Setup of juniper:
## alu_top
module alu_top(clk, a, b, op, out, carry_out, over_flow, zero);
input clk;
input [31:0] a, b;
input [2:0] op;
output reg [31:0] out;
output reg carry_out, over_flow, zero;
reg [31:0] a_r, b_r;
reg [2:0] op_r;
wire [31:0] alu_out;
wire alu_carry_out, alu_over_flow, alu_zero;
ALU alu_core(a_r, b_r, op_r, alu_out, alu_carry_out, alu_over_flow, alu_zero);
always @(posedge clk) begin
	a_r <= a;
	b_r <= b;
	op_r <= op;
	out <= alu_out;
	carry_out <= alu_carry_out;
	over_flow <= alu_over_flow;
	zero <= alu_zero;
end
endmodule
Size: roughly 690 cells after synthesis, roughly 110 flip-flops, roughly 100 I/O pins, roughly 6000 um^2 of cells after synthesis.
clock: 7.89 ns
lec_check: 0
abc_area: 1
cap_margin: 20
core_aspect_ratio: 1.47
core_margin: 2
core_utilization: 72
cts_cluster_diameter: 380
cts_cluster_size: 16
place_density_lb_addon: 0.2
setup_slack_margin: 2.31
slew_margin: 20
run.sh (not shown) runs the stock make flow with config.mk's settings and CLKGATE_MAP_FILE=.
The flow ended early for juniper: it failed with a tool error in global routing (5_1_grt).
Edits applied to the flow inputs when going from juniper to tundra:
Settings: a deleted CORE_ASPECT_RATIO that had been 1.47; a deleted PLACE_DENSITY_LB_ADDON that had been 0.2; a change of CORE_UTILIZATION from 72 to 68; a change of SETUP_SLACK_MARGIN from 2.31 to -0.85; a change of the clock period (ns, I/O delays scaled along) from 7.89 to 11.4.
==> comparison <==
Although tundra finished all stages, its layout failed final checks on negative setup slack. tundra ends up with a number of placement rows that is about 15% lower than in juniper. Delta(pre-CTS setup slack, tundra - juniper) > 0. Initial cell density of the core: tundra < juniper. Final weighted congestion in routability-driven placement on tundra is down relative to juniper. Comparing tundra and juniper, the higher total cell area at the placement stage is on juniper. [tundra vs juniper] die area: higher in tundra. The detailed placer's ending HPWL number comes out lower for tundra vs juniper. Cell resize tally after clock tree synthesis for tundra: 18 down relative to juniper. tundra — die boundary width 19 um higher, juniper as reference.
Inputs modified between tundra and willow:
Settings: SETUP_SLACK_MARGIN: -0.85 -> unset; ABC_AREA: 1 -> unset; CORE_UTILIZATION: 68 -> 58; CTS_CLUSTER_SIZE: 16 -> unset; CTS_CLUSTER_DIAMETER: 380 -> unset; the clock period (ns, I/O delays scaled along): 11.4 -> 7.88.
[summary]
Although willow finished all stages, its layout failed final checks on negative setup slack.
willow vs tundra — data arrival time of the critical path rose 180 ps.
Count of clock-net buffers in the final layout, willow and tundra, higher one = willow.
Compared with tundra, willow shows upper clock frequency limit that has gone down slightly.
Compared to tundra, willow has number of global-route vias before repair 62 higher.
The following lists how xenon was set up differently from willow:
Settings: CORE_UTILIZATION now 40, was 58; the clock period (ns, I/O delays scaled along) now 21.7, was 7.88.
Per the final summary, xenon finished and its layout is clean on timing, DRC and antenna.
xenon reports a lower number of instances resized during post-cts repair than willow does.
Power on xenon is ahead of willow.
The run with more routed wire is willow, not xenon.
Diff willow -> xenon: final cell area excluding filler cells decreased 8.6%; number of buffers other than clock buffers in the final layout down about 44%; standby leakage power decreased 0.39 nW; share of the clock period used by the worst path dropped 92 points; utilization after layout moved down.
Length of the first detailed-routing pass in iterations: lower on xenon
Register-to-register setup slack is lower on willow
Setup TNS after final layout (higher): xenon

---

== lane 1 ==
Starting RTL as in the previous note.
Settings: LEC_CHECK=0, ABC_AREA=1, CAP_MARGIN=35, CORE_MARGIN=2, CORE_UTILIZATION=72, CTS_CLUSTER_DIAMETER=380, CTS_CLUSTER_SIZE=16, MAX_ROUTING_LAYER=met4, PLACE_DENSITY_LB_ADDON=0.2, SETUP_SLACK_MARGIN=-0.85, SLEW_MARGIN=20; clock period 11.8 ns.
Although it ran to completion, lane 1 produced a layout that fails the final checks because of setup timing.
Relative to lane 1, the following input files were edited for lane 2:
# lane 1
export LEC_CHECK = 0
export ABC_AREA = 1
export CAP_MARGIN = 35
export CORE_MARGIN = 2
export CORE_UTILIZATION = 72
export CTS_CLUSTER_DIAMETER = 380
export CTS_CLUSTER_SIZE = 16
export MAX_ROUTING_LAYER = met4
export PLACE_DENSITY_LB_ADDON = 0.2
export SETUP_SLACK_MARGIN = -0.85
export SLEW_MARGIN = 20
create_clock -name core_clock -period 11.8 [get_ports {clk}]
# lane 2
export LEC_CHECK = 0
export ABC_AREA = 1
export CAP_MARGIN = 0
export CORE_MARGIN = 2
export CORE_UTILIZATION = 72
export CTS_CLUSTER_DIAMETER = 380
export CTS_CLUSTER_SIZE = 16
export PLACE_DENSITY = 0.35
export SETUP_SLACK_MARGIN = -0.85
export SLEW_MARGIN = 20
create_clock -name core_clock -period 11.6 [get_ports {clk}]
--- outcome ---
Lane 2: it failed with a tool error in 5_1_grt, so there are no final results.
Diff lane 1..lane 2 | synthesis area per yosys | unchanged
Lane 2 ended up with a lower number of buffers added for setup after CTS than lane 1 did.
From lane 2 to lane 1, number of buffers added on ports did not move at all.
Compared with lane 1, lane 2 shows a higher last weighted congestion value of the routability-driven placer.
Relative to lane 2, the following input files were edited for lane 3:
# lane 2
export LEC_CHECK = 0
export ABC_AREA = 1
export CAP_MARGIN = 0
export CORE_MARGIN = 2
export CORE_UTILIZATION = 72
export CTS_CLUSTER_DIAMETER = 380
export CTS_CLUSTER_SIZE = 16
export PLACE_DENSITY = 0.35
export SETUP_SLACK_MARGIN = -0.85
export SLEW_MARGIN = 20
create_clock -name core_clock -period 11.6 [get_ports {clk}]
# lane 3
export LEC_CHECK = 0
export ABC_AREA = 1
export CAP_MARGIN = 20
export CORE_MARGIN = 2
export CORE_UTILIZATION = 72
export CTS_CLUSTER_DIAMETER = 380
export CTS_CLUSTER_SIZE = 16
export PLACE_DENSITY_LB_ADDON = 0.2
export SETUP_SLACK_MARGIN = -0.85
export SLEW_MARGIN = 20
create_clock -name core_clock -period 12.7 [get_ports {clk}]
## What came out
From the logs: lane 3 reached the end of the flow and failed the layout checks with setup timing.
Comparing lane 3 with lane 2, the number of flops mapped to enable cells by yosys came out essentially unchanged.
Comparing lane 2 against lane 3, there is no change at all in floorplan net count.
Lane 3 -> lane 2: die area delta 0, exact match
Between lane 3 and lane 2, the synthesized cell count does not differ in any meaningful way.
| number of placed cells counting well taps | lane 3 vs lane 2 | 8 lower |
As far as number of placement rows goes, lane 2 and lane 3 are indistinguishable; the numbers are identical.
On number of buffers created by CTS, lane 2 tracks lane 3 almost exactly.
Global placement routability congestion was higher in the run labelled lane 3.
Lane 2 -> lane 3: area of the synthesized netlist per yosys stat flat
Side by side, setup fix buffers added after clock tree synthesis turned out lower in lane 3 than in lane 2.
Lane 3: number of resized instances in the post-cts repair step lower than lane 2
The following lists how lane 4 was set up differently from lane 3:
# lane 3
export LEC_CHECK = 0
export ABC_AREA = 1
export CAP_MARGIN = 20
export CORE_MARGIN = 2
export CORE_UTILIZATION = 72
export CTS_CLUSTER_DIAMETER = 380
export CTS_CLUSTER_SIZE = 16
export PLACE_DENSITY_LB_ADDON = 0.2
export SETUP_SLACK_MARGIN = -0.85
export SLEW_MARGIN = 20
create_clock -name core_clock -period 12.7 [get_ports {clk}]
# lane 4
export LEC_CHECK = 0
export ABC_AREA = 1
export CAP_MARGIN = 20
export CORE_MARGIN = 2
export CORE_UTILIZATION = 72
export CTS_CLUSTER_DIAMETER = 380
export CTS_CLUSTER_SIZE = 16
export PLACE_DENSITY = 0.35
export SETUP_SLACK_MARGIN = -0.56
export SLEW_MARGIN = 20
create_clock -name core_clock -period 7.88 [get_ports {clk}]
==> comparison <==
Lane 4 got as far as 4_1_cts, where a tool error ended the run. Lane 4 -> lane 3: total die size delta 0, exact match. Between lane 4 and lane 3, the difference in number of top-level design ports is negligible. Status: post-synthesis instance area parity (lane 4, lane 3). Summary — placed standard-cell area, lane 4 relative to lane 3: higher, by 260 sq um. Diff lane 4..lane 3 | yosys stat cell total | negligible. The total instance count after detailed placement of lane 4 exceeds that of lane 3 by 29. In lane 4 relative to lane 3, placed wire-length estimate had gone up by more than 10%. Per the comparison of lane 4 with lane 3, post-synthesis chip area from yosys about even; post-placement worst setup slack fell 3.73 ns.

---

alu_top again, from the RTL that the note above started with.
Design alu_top, start of the top module:
module alu_top(clk, a, b, op, out, carry_out, over_flow, zero);
input clk;
input [31:0] a, b;
input [2:0] op;
output reg [31:0] out;
output reg carry_out, over_flow, zero;
reg [31:0] a_r, b_r;
reg [2:0] op_r;
wire [31:0] alu_out;
wire alu_carry_out, alu_over_flow, alu_zero;
ALU alu_core(a_r, b_r, op_r, alu_out, alu_carry_out, alu_over_flow, alu_zero);
always @(posedge clk) begin
	a_r <= a;
	b_r <= b;
	op_r <= op;
	out <= alu_out;
	carry_out <= alu_carry_out;
	over_flow <= alu_over_flow;
	zero <= alu_zero;
end
endmodule
make LEC_CHECK=0 ABC_AREA=1 CAP_MARGIN=20 CORE_ASPECT_RATIO=1.15 CORE_MARGIN=7 CORE_UTILIZATION=71 CTS_CLUSTER_DIAMETER=328 CTS_CLUSTER_SIZE=82 GPL_TIMING_DRIVEN=0 SLEW_MARGIN=20 TNS_END_PERCENT=5 finish   # period 23.6 ns
Edit:
Settings changed: CAP_MARGIN 20 to 35, CORE_ASPECT_RATIO 1.15 to default, CORE_MARGIN 7 to 2, CORE_UTILIZATION 71 to 58, CTS_CLUSTER_DIAMETER 328 to default, CTS_CLUSTER_SIZE 82 to 15, GPL_TIMING_DRIVEN 0 to default, TNS_END_PERCENT 5 to default.
Clock period 23.6 ns to 7.88 ns, I/O delays scaled along.
After rerunning: Now the flow produced a layout that fails on setup timing; register-to-register slack gets worse by 11000 ps; final cell count increases by 5.4%; non-clock buffer count goes up by 28; clock skew climbs by 4.5 ps; die area fell by 0.54%; sequential share of layout area fell by 1.8 points; global-route usage came out lower by 7.5 points; setup slack degrades by 11000 ps; area after synthesis does not change.

---

Starting RTL as in the previous note.
## alu_top
module alu_top(clk, a, b, op, out, carry_out, over_flow, zero);
clock: 11.6 ns
lec_check: 0
abc_area: 1
cap_margin: 35
core_margin: 2
core_utilization: 72
cts_cluster_diameter: 380
cts_cluster_size: 16
place_density_lb_addon: 0.2
setup_slack_margin: -0.85
slew_margin: 20
The baseline never finished: it broke off in 5_1_grt.
Next try:
- ABC_AREA: 1 -> default
- CAP_MARGIN: 35 -> 20
- CORE_UTILIZATION: 72 -> 61
- CTS_CLUSTER_DIAMETER: 380 -> default
- CTS_CLUSTER_SIZE: 16 -> default
- PLACE_DENSITY_LB_ADDON: 0.2 -> default
- SETUP_SLACK_MARGIN: -0.85 -> default
- clock period: 11.6 -> 7.16 ns (I/O delays scaled with it)
Effect: With this change the flow produced a layout that fails on setup timing. Synthesized cell count fell by 7.1%. Area after synthesis climbs by 3.5%. Die size rose by 21%.
Next try:
- CAP_MARGIN: 20 -> 0
- CORE_UTILIZATION: 61 -> 72
- CTS_CLUSTER_DIAMETER: default -> 100
- CTS_CLUSTER_SIZE: default -> 14
- HOLD_SLACK_MARGIN: default -> -0.08
- MAX_ROUTING_LAYER: default -> met4
- PLACE_DENSITY_LB_ADDON: default -> 0.29
- SETUP_SLACK_MARGIN: default -> 1.0
After rerunning: With this change the flow died in 4_1_cts with DPL-0038; die size fell by 15%; synthesized area does not change; synthesized cell count is unchanged.

---

epsilon:
alu_top again, from the RTL that the note above started with.
Settings: LEC_CHECK=0, CAP_MARGIN=20, CORE_ASPECT_RATIO=0.5, CORE_MARGIN=6, CORE_UTILIZATION=58, CTS_CLUSTER_DIAMETER=305, CTS_CLUSTER_SIZE=98, PLACE_DENSITY=0.88, SLEW_MARGIN=20, TNS_END_PERCENT=10; clock period 14.5 ns.
In summary, epsilon completed successfully, with a layout that passed the timing, DRC and antenna checks.
#### Input delta (gamma over epsilon)
# epsilon
export LEC_CHECK = 0
export CAP_MARGIN = 20
export CORE_ASPECT_RATIO = 0.5
export CORE_MARGIN = 6
export CORE_UTILIZATION = 58
export CTS_CLUSTER_DIAMETER = 305
export CTS_CLUSTER_SIZE = 98
export PLACE_DENSITY = 0.88
export SLEW_MARGIN = 20
export TNS_END_PERCENT = 10
create_clock -name core_clock -period 14.5 [get_ports {clk}]
# gamma
export LEC_CHECK = 0
export CAP_MARGIN = 20
export CORE_ASPECT_RATIO = 0.5
export CORE_MARGIN = 2
export CORE_UTILIZATION = 40
export CTS_CLUSTER_DIAMETER = 305
export CTS_CLUSTER_SIZE = 98
export PLACE_DENSITY = 0.42
export SLEW_MARGIN = 20
export TNS_END_PERCENT = 10
create_clock -name core_clock -period 14.5 [get_ports {clk}]
Findings:
[compare] base=epsilon new=gamma: routability-driven placement congestion ratio dropped 1.3%, maximum net fanout on the critical path has increased. Part of the power in combinational logic across gamma and epsilon: no real change. gamma vs epsilon: maximum number of pins on one net before global-route repair down. Every stage of the flow completed for gamma, and the final layout passed the timing, DRC and antenna checks. Relative to epsilon, routed wire length has increased by 250 um in gamma.

---

alu_top again, from the RTL that the note above started with.
Design alu_top, start of the top module:
module alu_top(clk, a, b, op, out, carry_out, over_flow, zero);
input clk;
input [31:0] a, b;
input [2:0] op;
output reg [31:0] out;
output reg carry_out, over_flow, zero;
reg [31:0] a_r, b_r;
reg [2:0] op_r;
wire [31:0] alu_out;
wire alu_carry_out, alu_over_flow, alu_zero;
ALU alu_core(a_r, b_r, op_r, alu_out, alu_carry_out, alu_over_flow, alu_zero);
always @(posedge clk) begin
	a_r <= a;
	b_r <= b;
	op_r <= op;
	out <= alu_out;
	carry_out <= alu_carry_out;
	over_flow <= alu_over_flow;
	zero <= alu_zero;
end
endmodule
Settings: LEC_CHECK=0, CAP_MARGIN=5, CORE_ASPECT_RATIO=0.93, CORE_MARGIN=2, CORE_UTILIZATION=72, CTS_CLUSTER_DIAMETER=100, CTS_CLUSTER_SIZE=84, HOLD_SLACK_MARGIN=-0.08, PLACE_DENSITY=0.39, SETUP_SLACK_MARGIN=1.0, SLEW_MARGIN=20; clock period 7.16 ns.
The first run never finished: it broke off in 4_1_cts.
Next try:
Settings changed: CAP_MARGIN 5 to 20, CORE_ASPECT_RATIO 0.93 to unset, CORE_UTILIZATION 72 to 40, CTS_CLUSTER_DIAMETER 100 to unset, CTS_CLUSTER_SIZE 84 to unset, HOLD_SLACK_MARGIN -0.08 to unset, PLACE_DENSITY 0.39 to unset, SETUP_SLACK_MARGIN 1.0 to unset.
Clock period 7.16 ns to 14.5 ns, I/O delays scaled along.
With this change the flow completed without violations.
Die area rose by well over a third.
Synthesized cell count does not change.
Synthesized area is unchanged.
Next try:
Settings changed: CORE_UTILIZATION 40 to 59.
Clock period 14.5 ns to 11.2 ns, I/O delays scaled along.
This time the run ran to the end with violations: setup timing; sequential share of layout area went down by 0.48 points; critical path depth went up by 2; area after synthesis stays the same; clock-buffer cell count went down by 3; worst hold slack gets worse by 0.036 ns; register-to-register slack gets worse by 2.5 ns; power went up by 26%; via count went up by 6.8%; final area went up by 1.8%.
Next try:
Settings changed: CORE_UTILIZATION 59 to 67, CTS_CLUSTER_DIAMETER set to 256, CTS_CLUSTER_SIZE set to 99, PLACE_DENSITY set to 0.71.
Clock period 11.2 ns to 7.18 ns, I/O delays scaled along.
Outcome: The changed run ran to the end with violations: setup timing; power rises by about 70%; wire length climbs by about 10%; synthesized cell count does not change; final area went up by 2.7%; register-to-register slack got worse by 4.2 ns; area after synthesis is unchanged; setup slack gets worse by 4.2 ns; first-iteration DRC count goes up by 61%; core utilization is higher by 13 points; die size decreases by about 12%; via count climbs by 9.0%.
Next try:
Settings changed: CORE_UTILIZATION 67 to 72, PLACE_DENSITY 0.71 to 0.79, TNS_END_PERCENT set to 10.
What happened: This time the run aborted during 4_1_cts on DPL-0033; die size fell by 6.7%; synthesized cell count is unchanged; area after synthesis is unchanged.
Power is estimated from default activity; no workload was simulated.
